==> flow/design.v (excerpt) <==
module lcd_driver_top (
    input  wire clk,
    input  wire rst_n,
    output wire lcd_resetn,
    output wire lcd_cs,
    output wire lcd_dc,
    output wire lcd_sclk,
    output wire lcd_sda
);
Size: ~260 flip-flops, about 14000 µm² of cells after synthesis.
Settings: LEC_CHECK=0, ABC_AREA=1, CAP_MARGIN=20, CORE_ASPECT_RATIO=0.5, CORE_MARGIN=2, CORE_UTILIZATION=72, CTS_CLUSTER_DIAMETER=400, CTS_CLUSTER_SIZE=98, SETUP_SLACK_MARGIN=0.66, SLEW_MARGIN=20; clock period 2.23 ns.
run.sh (not shown) runs the stock make flow with config.mk's settings and CLKGATE_MAP_FILE=.
The starting point did not get past global routing (5_1_grt) on GRT-0232.
==> next run, changes <==
- ABC_AREA: 1 -> unset
- CORE_ASPECT_RATIO: 0.5 -> unset
- CORE_UTILIZATION: 72 -> 61
- CTS_CLUSTER_DIAMETER: 400 -> unset
- CTS_CLUSTER_SIZE: 98 -> 31
- SETUP_SLACK_MARGIN: 0.66 -> unset
- clock period: 2.23 -> 5.16 ns (I/O delays scaled with it)
Now the flow completed with no timing, DRC or antenna violations.
Die area is higher by roughly a tenth.
Synthesized cell count is lower by a quarter to a third.
Synthesized area is lower by a few percent.
==> next run, changes <==
- ABC_AREA: unset -> 1
- CORE_UTILIZATION: 61 -> 72
- CTS_CLUSTER_SIZE: 31 -> 15
- PLACE_DENSITY_LB_ADDON: unset -> 0.0
- clock period: 5.16 -> 2.14 ns (I/O delays scaled with it)
After rerunning:
- The changed run failed in global routing (5_1_grt) (ODB-0269)
- synthesized area increases by 3.5%
- synthesized cell count increases by about 50%
- die area decreases by 12%
==> next run, changes <==
- CTS_CLUSTER_SIZE: 15 -> unset
- PLACE_DENSITY_LB_ADDON: 0.0 -> unset
- clock period: 2.14 -> 2.23 ns (I/O delays scaled with it)
- This time the run completed and failed the layout checks on setup timing
- die size is unchanged
- synthesized area stays the same
- synthesized cell count does not change

---

Starting RTL as in the previous note.
clock: 5.56 ns
lec_check: 0
cap_margin: 20
core_margin: 2
core_utilization: 68
cts_cluster_diameter: 355
cts_cluster_size: 31
slew_margin: 20
Next try:
--- a/flow/config.mk
+++ b/flow/config.mk
@@ -7,0 +8 @@
+export ABC_AREA = 1
@@ -10,3 +11,3 @@
-export CORE_UTILIZATION = 68
-export CTS_CLUSTER_DIAMETER = 355
-export CTS_CLUSTER_SIZE = 31
+export CORE_UTILIZATION = 72
+export CTS_CLUSTER_DIAMETER = 357
+export CTS_CLUSTER_SIZE = 30
==> flow/constraint.sdc (replaced) <==
create_clock -name core_clock -period 2.1 [get_ports {clk}]
set_input_delay 0.4200 -clock core_clock [delete_from_list [all_inputs] [get_ports {clk}]]
set_output_delay 0.4200 -clock core_clock [all_outputs]
set_load 0.01 [all_outputs]
=> The new run failed in 5_1_grt (ODB-0269). Synthesized area rises by 3.5%. Die size falls by about 2.2%. Synthesized cell count rises by 50%.
Next try:
--- a/flow/config.mk
+++ b/flow/config.mk
@@ -12,2 +12,2 @@
-export CTS_CLUSTER_DIAMETER = 357
-export CTS_CLUSTER_SIZE = 30
+export CTS_CLUSTER_SIZE = 15
+export PLACE_DENSITY_LB_ADDON = 0.27
==> flow/constraint.sdc (replaced) <==
create_clock -name core_clock -period 2.53 [get_ports {clk}]
set_input_delay 0.5060 -clock core_clock [delete_from_list [all_inputs] [get_ports {clk}]]
set_output_delay 0.5060 -clock core_clock [all_outputs]
set_load 0.01 [all_outputs]
Outcome: Now the flow completed and failed the layout checks on setup timing; area after synthesis does not change; die area stays the same; synthesized cell count stays the same.

---

## try-harbor
Starting RTL as in the previous note.
## lcd_driver_top
module lcd_driver_top (
    input  wire clk,
    input  wire rst_n,
    output wire lcd_resetn,
    output wire lcd_cs,
    output wire lcd_dc,
    output wire lcd_sclk,
    output wire lcd_sda
);
wire ds_fifo_write_valid;
wire [8:0] ds_fifo_write_data;
wire ds_fifo_write_ready;
wire fifo_serial_read_valid;
wire [8:0] fifo_serial_read_data;
wire fifo_serial_read_ready;
data_source data_source_inst (
    .clk(clk),
    .rst_n(rst_n),
    .fifo_write_valid(ds_fifo_write_valid),
    .fifo_write_data(ds_fifo_write_data),
    .fifo_write_ready(ds_fifo_write_ready),
    .lcd_resetn(lcd_resetn)
);
fifo #(
    .DEPTH(16),
    .WIDTH(9)
) fifo_inst (
    .clk(clk),
    .rst_n(rst_n),
    .read_ready(fifo_serial_read_ready),
    .read_valid(fifo_serial_read_valid),
    .read_data(fifo_serial_read_data),
    .write_ready(ds_fifo_write_ready),
    .write_valid(ds_fifo_write_valid),
    .write_data(ds_fifo_write_data)
);
serializer serializer_inst (
    .clk(clk),
    .rst_n(rst_n),
    .fifo_valid(fifo_serial_read_valid),
    .fifo_data(fifo_serial_read_data),
    .fifo_read_ready(fifo_serial_read_ready),
    .CS(lcd_cs),
    .SCLK(lcd_sclk),
    .D_C(lcd_dc),
    .SDA(lcd_sda)
);
endmodule
Settings: LEC_CHECK=0, ABC_AREA=1, CAP_MARGIN=20, CORE_MARGIN=2, CORE_UTILIZATION=72, CTS_CLUSTER_DIAMETER=231, CTS_CLUSTER_SIZE=15, PLACE_DENSITY_LB_ADDON=0.27, SLEW_MARGIN=35; clock period 2.1 ns.
No final results exist for try-harbor, since it was stopped by error GRT-0232 during global routing.
For try-cedar, these inputs were changed with respect to try-harbor:
- clearing ABC_AREA, which used to be 1
- clearing CTS_CLUSTER_DIAMETER, which used to be 231
- clearing PLACE_DENSITY_LB_ADDON, which used to be 0.27
- clearing CTS_CLUSTER_SIZE, which used to be 15
- swapping 35 for 20 in SLEW_MARGIN
- swapping 72 for 40 in CORE_UTILIZATION
- swapping 2.1 for 3.77 in the clock period (ns, I/O delays scaled along)
==> results <==
try-cedar | stages: all done | timing, DRC, antenna: all pass. The log for try-harbor ends in global routing with error GRT-0232, so the run never completed. Changes observed in try-cedar relative to try-harbor: post-synthesis adder-cell area fraction essentially unchanged, sequential cell area fraction in the yosys report increased 1.6 points, buffer count from post-CTS setup fixing decreased 24, pre-CTS setup slack increased 1230 ps, instance tally after logic synthesis decreased 645. Looking only at total cell area at the placement stage, and setting everything else aside, the higher value of try-harbor and try-cedar goes to try-harbor. Between try-harbor and try-cedar, the flow reports placeable core region increasing by more than half. Going from try-harbor to try-cedar, share of the core filled by cells before placement has decreased; placer's final routability congestion estimate has decreased.
Input changes introduced in try-juniper (baseline for comparison: try-cedar):
- CTS_CLUSTER_SIZE: unset -> 82
- ABC_AREA: unset -> 1
- CORE_UTILIZATION: 40 -> 72
- PLACE_DENSITY: unset -> 0.35
- the clock period (ns, I/O delays scaled along): 3.77 -> 2.1
### Flow results
try-juniper did not finish; the tool stopped in global routing with error GRT-0232. Adder-cell share of the synthesized area: try-juniper vs try-cedar, no meaningful difference. try-juniper vs. try-cedar: proportion of synthesized area in mux cells fell 14 points, total cell area reported by yosys after synthesis rose about 3.5%.

---

Starting RTL as in the previous note.
make LEC_CHECK=0 CAP_MARGIN=25 CELL_PAD_IN_SITES_DETAIL_PLACEMENT=2 CELL_PAD_IN_SITES_GLOBAL_PLACEMENT=2 CORE_ASPECT_RATIO=0.81 CORE_MARGIN=5 CORE_UTILIZATION=40 CTS_CLUSTER_SIZE=26 GPL_ROUTABILITY_DRIVEN=0 GPL_TIMING_DRIVEN=0 HOLD_SLACK_MARGIN=0.07 MAX_ROUTING_LAYER=met4 MIN_ROUTING_LAYER=met1 SETUP_SLACK_MARGIN=-0.34 SLEW_MARGIN=35 TNS_END_PERCENT=75 finish   # period 3.31 ns
The first run completed, yet does not pass: negative setup slack.
==> next run, changes <==
Settings changed: CAP_MARGIN 25 to 20, CELL_PAD_IN_SITES_DETAIL_PLACEMENT 2 to 1, CELL_PAD_IN_SITES_GLOBAL_PLACEMENT 2 to default, CORE_ASPECT_RATIO 0.81 to 0.73, CORE_MARGIN 5 to 2, CTS_CLUSTER_SIZE 26 to default, GPL_ROUTABILITY_DRIVEN 0 to default, GPL_TIMING_DRIVEN 0 to default, HOLD_SLACK_MARGIN 0.07 to default, MAX_ROUTING_LAYER met4 to default, MIN_ROUTING_LAYER met1 to default, SETUP_SLACK_MARGIN -0.34 to default, SLEW_MARGIN 35 to 20, TNS_END_PERCENT 75 to default.
Clock period 3.31 ns to 10.0 ns, I/O delays scaled along.
The new run went through all stages and came out clean.
Register-to-register slack improved by 6.2 ns.
Wire length decreases by 19%.
Core utilization shrinks by 1.2 points.
Cell count decreases by 5.4%.
Power drops by about 70%.
Worst hold slack is about the same.
==> next run, changes <==
Settings changed: CELL_PAD_IN_SITES_DETAIL_PLACEMENT 1 to default, CORE_ASPECT_RATIO 0.73 to default, CORE_UTILIZATION 40 to 52.
Clock period 10.0 ns to 3.77 ns, I/O delays scaled along.
Hold slack got worse by 0.30 ns; core utilization climbs by 14 points; count of clock-buffer cells in the layout drops by 7; sequential share of layout area drops by 0.32 points; via count drops by 1.9%; critical path depth drops by 2; power climbs to 2.8 times its value; global-route usage climbs by 4.2 points.
==> next run, changes <==
Settings changed: CORE_UTILIZATION 52 to 72.
Clock period 3.77 ns to 3.94 ns, I/O delays scaled along.
=> Die area drops by a quarter to a third; cell area drops by a few percent; final cell count drops by a few percent; clock-buffer cell count climbs by 10; worst setup slack barely changes; synthesized cell count does not change.
==> next run, changes <==
Settings changed: ABC_AREA from default to 1.
Clock period 3.94 ns to 2.58 ns, I/O delays scaled along.
Clock power came out higher by 54%. Design area grows by 4.6%. Utilization increases by 0.72 points. Via count rose by 27%. Worst setup slack is worse by 0.60 ns. Power rises by 54%. Clock-buffer cell count is lower by 6. Sequential cell count stays the same.

---

lcd_driver_top again, from the RTL that the note above started with.
make LEC_CHECK=0 ABC_AREA=0 CAP_MARGIN=20 CELL_PAD_IN_SITES_GLOBAL_PLACEMENT=2 CORE_ASPECT_RATIO=1.96 CORE_MARGIN=2 CORE_UTILIZATION=47 CTS_CLUSTER_DIAMETER=309 MAX_ROUTING_LAYER=met5 PLACE_DENSITY_LB_ADDON=0.12 SETUP_SLACK_MARGIN=0.56 SLEW_MARGIN=20 finish   # period 4.32 ns
Change:
Settings changed: ABC_AREA 0 to default, CELL_PAD_IN_SITES_GLOBAL_PLACEMENT 2 to default, CORE_ASPECT_RATIO 1.96 to default, CORE_UTILIZATION 47 to 72, CTS_CLUSTER_DIAMETER 309 to 385, MAX_ROUTING_LAYER met5 to default, PLACE_DENSITY_LB_ADDON 0.12 to default, SETUP_SLACK_MARGIN 0.56 to default.
Clock period 4.32 ns to 5.19 ns, I/O delays scaled along.
Sequential power shrinks by about 17%.
Clock-buffer cell count climbs by 3.
Worst setup slack improved by 0.21 ns.
Wire length decreases by about 15%.
Utilization is higher by 28 points.
Sequential cell count is unchanged.
Change:
Settings changed: CORE_UTILIZATION 72 to 40, CTS_CLUSTER_DIAMETER 385 to default, SETUP_SLACK_MARGIN from default to 1.05.
Clock period 5.19 ns to 3.77 ns, I/O delays scaled along.
Effect: Total power went up by 43%; setup slack got worse by 0.38 ns; wire length is higher by 10%; synthesized cell count does not change.

---

Starting RTL as in the previous note.
clock: 2.34 ns
lec_check: 0
abc_area: 1
cap_margin: 20
cell_pad_in_sites_detail_placement: 0
cell_pad_in_sites_global_placement: 0
core_margin: 2
core_utilization: 71
cts_cluster_size: 41
gpl_routability_driven: 0
min_routing_layer: met1
place_density_lb_addon: 0.11
setup_slack_margin: -0.07
slew_margin: 35
The first run reached the layout checks and failed them: setup timing.
Change:
--- a/flow/config.mk
+++ b/flow/config.mk
@@ -11,9 +11,8 @@
 export CELL_PAD_IN_SITES_GLOBAL_PLACEMENT = 0
 export CORE_MARGIN = 2
-export CORE_UTILIZATION = 71
+export CORE_UTILIZATION = 66
 export CTS_CLUSTER_SIZE = 41
 export GPL_ROUTABILITY_DRIVEN = 0
 export MIN_ROUTING_LAYER = met1
-export PLACE_DENSITY_LB_ADDON = 0.11
-export SETUP_SLACK_MARGIN = -0.07
+export SETUP_SLACK_MARGIN = -0.11
 export SLEW_MARGIN = 35
==> flow/constraint.sdc (replaced) <==
create_clock -name core_clock -period 2.13 [get_ports {clk}]
set_input_delay 0.4260 -clock core_clock [delete_from_list [all_inputs] [get_ports {clk}]]
set_output_delay 0.4260 -clock core_clock [all_outputs]
set_load 0.01 [all_outputs]
What happened: The changed run completed, yet does not pass: setup timing; clock-buffer cell count decreases by 1; power rose by 17%; setup slack gains 0.045 ns; clock power rose by 24%; sequential share of layout area went down by 1.9 points; first-iteration DRC count decreases by 15%.
Change:
--- a/flow/config.mk
+++ b/flow/config.mk
@@ -6,13 +6,13 @@
 export NUM_CORES = 4
 export LEC_CHECK = 0
-export ABC_AREA = 1
 export CAP_MARGIN = 20
 export CELL_PAD_IN_SITES_DETAIL_PLACEMENT = 0
 export CELL_PAD_IN_SITES_GLOBAL_PLACEMENT = 0
 export CORE_MARGIN = 2
-export CORE_UTILIZATION = 66
-export CTS_CLUSTER_SIZE = 41
+export CORE_UTILIZATION = 72
+export CTS_CLUSTER_DIAMETER = 110
+export CTS_CLUSTER_SIZE = 15
 export GPL_ROUTABILITY_DRIVEN = 0
 export MIN_ROUTING_LAYER = met1
-export SETUP_SLACK_MARGIN = -0.11
+export SETUP_SLACK_MARGIN = -0.16
 export SLEW_MARGIN = 35
==> flow/constraint.sdc (replaced) <==
create_clock -name core_clock -period 2.87 [get_ports {clk}]
set_input_delay 0.5740 -clock core_clock [delete_from_list [all_inputs] [get_ports {clk}]]
set_output_delay 0.5740 -clock core_clock [all_outputs]
set_load 0.01 [all_outputs]
=> The new run reached the layout checks and failed them: hold timing, setup timing; clock-buffer cell count shrinks by 2; design area went down by 9.9%; power is lower by 39%; sequential share of layout area goes up by 4.3 points; routed wire length falls by 17%; clock power is lower by 51%; global-route usage grows by 1.1 points; setup slack gains 0.11 ns; area after synthesis is lower by 3.3%.
Change:
--- a/flow/config.mk
+++ b/flow/config.mk
@@ -10,9 +10,8 @@
 export CELL_PAD_IN_SITES_GLOBAL_PLACEMENT = 0
 export CORE_MARGIN = 2
-export CORE_UTILIZATION = 72
-export CTS_CLUSTER_DIAMETER = 110
-export CTS_CLUSTER_SIZE = 15
+export CORE_UTILIZATION = 66
+export CTS_CLUSTER_SIZE = 41
 export GPL_ROUTABILITY_DRIVEN = 0
 export MIN_ROUTING_LAYER = met1
-export SETUP_SLACK_MARGIN = -0.16
+export SETUP_SLACK_MARGIN = 0.83
 export SLEW_MARGIN = 35
==> flow/constraint.sdc (replaced) <==
create_clock -name core_clock -period 3.45 [get_ports {clk}]
set_input_delay 0.6900 -clock core_clock [delete_from_list [all_inputs] [get_ports {clk}]]
set_output_delay 0.6900 -clock core_clock [all_outputs]
set_load 0.01 [all_outputs]
What happened: This time the run passed the timing, design-rule and antenna checks; fmax is higher by 4.3%; worst setup slack gets better by 0.70 ns; clock power is higher by 11%.

---

Starting RTL as in the previous note.
// lcd_driver_top
module lcd_driver_top (
    input  wire clk,
    input  wire rst_n,
    output wire lcd_resetn,
    output wire lcd_cs,
    output wire lcd_dc,
    output wire lcd_sclk,
    output wire lcd_sda
);
Settings: LEC_CHECK=0, CAP_MARGIN=20, CELL_PAD_IN_SITES_DETAIL_PLACEMENT=0, CORE_ASPECT_RATIO=0.72, CORE_MARGIN=2, CORE_UTILIZATION=18, CTS_CLUSTER_DIAMETER=356, HOLD_SLACK_MARGIN=0.12, PLACE_DENSITY_LB_ADDON=0.08, SLEW_MARGIN=0, TNS_END_PERCENT=40; clock period 4.24 ns.
Change:
Settings changed: CELL_PAD_IN_SITES_DETAIL_PLACEMENT 0 to not set, CORE_ASPECT_RATIO 0.72 to not set, CORE_UTILIZATION 18 to 40, CTS_CLUSTER_DIAMETER 356 to not set, HOLD_SLACK_MARGIN 0.12 to not set, MAX_ROUTING_LAYER set to met4, MIN_ROUTING_LAYER set to met2, SLEW_MARGIN 0 to 20, TNS_END_PERCENT 40 to not set.
Clock period 4.24 ns to 10.0 ns, I/O delays scaled along.
Result: Clock power came out lower by 58%. Final cell count came out lower by 25%. Final area came out lower by 5.4%. Hold slack gains 0.19 ns. Setup slack gains 5.1 ns. Wire length came out lower by 21%. Utilization came out higher by 24 points. Flip-flop count is unchanged. Register-to-register slack gains 5.1 ns. Clock skew came out lower by 0.021 ns. Sequential power came out lower by 58%.
Change:
Settings changed: ABC_AREA set to 1, CELL_PAD_IN_SITES_GLOBAL_PLACEMENT set to 3, CORE_ASPECT_RATIO set to 0.75, CORE_MARGIN 2 to 6, CORE_UTILIZATION 40 to 52, CTS_CLUSTER_SIZE set to 38, PLACE_DENSITY set to 0.81, PLACE_DENSITY_LB_ADDON 0.08 to not set, SETUP_SLACK_MARGIN set to -0.72, SLEW_MARGIN 20 to 35, TNS_END_PERCENT set to 65.
The changed run ended with an error in global placement without I/O (3_1_place_gp_skip_io), error GPL-0301.
Area after synthesis rose by 3.5%.
Die area shrinks by 12%.
Synthesized cell count is higher by 50%.
Power is estimated from default activity; no workload was simulated.
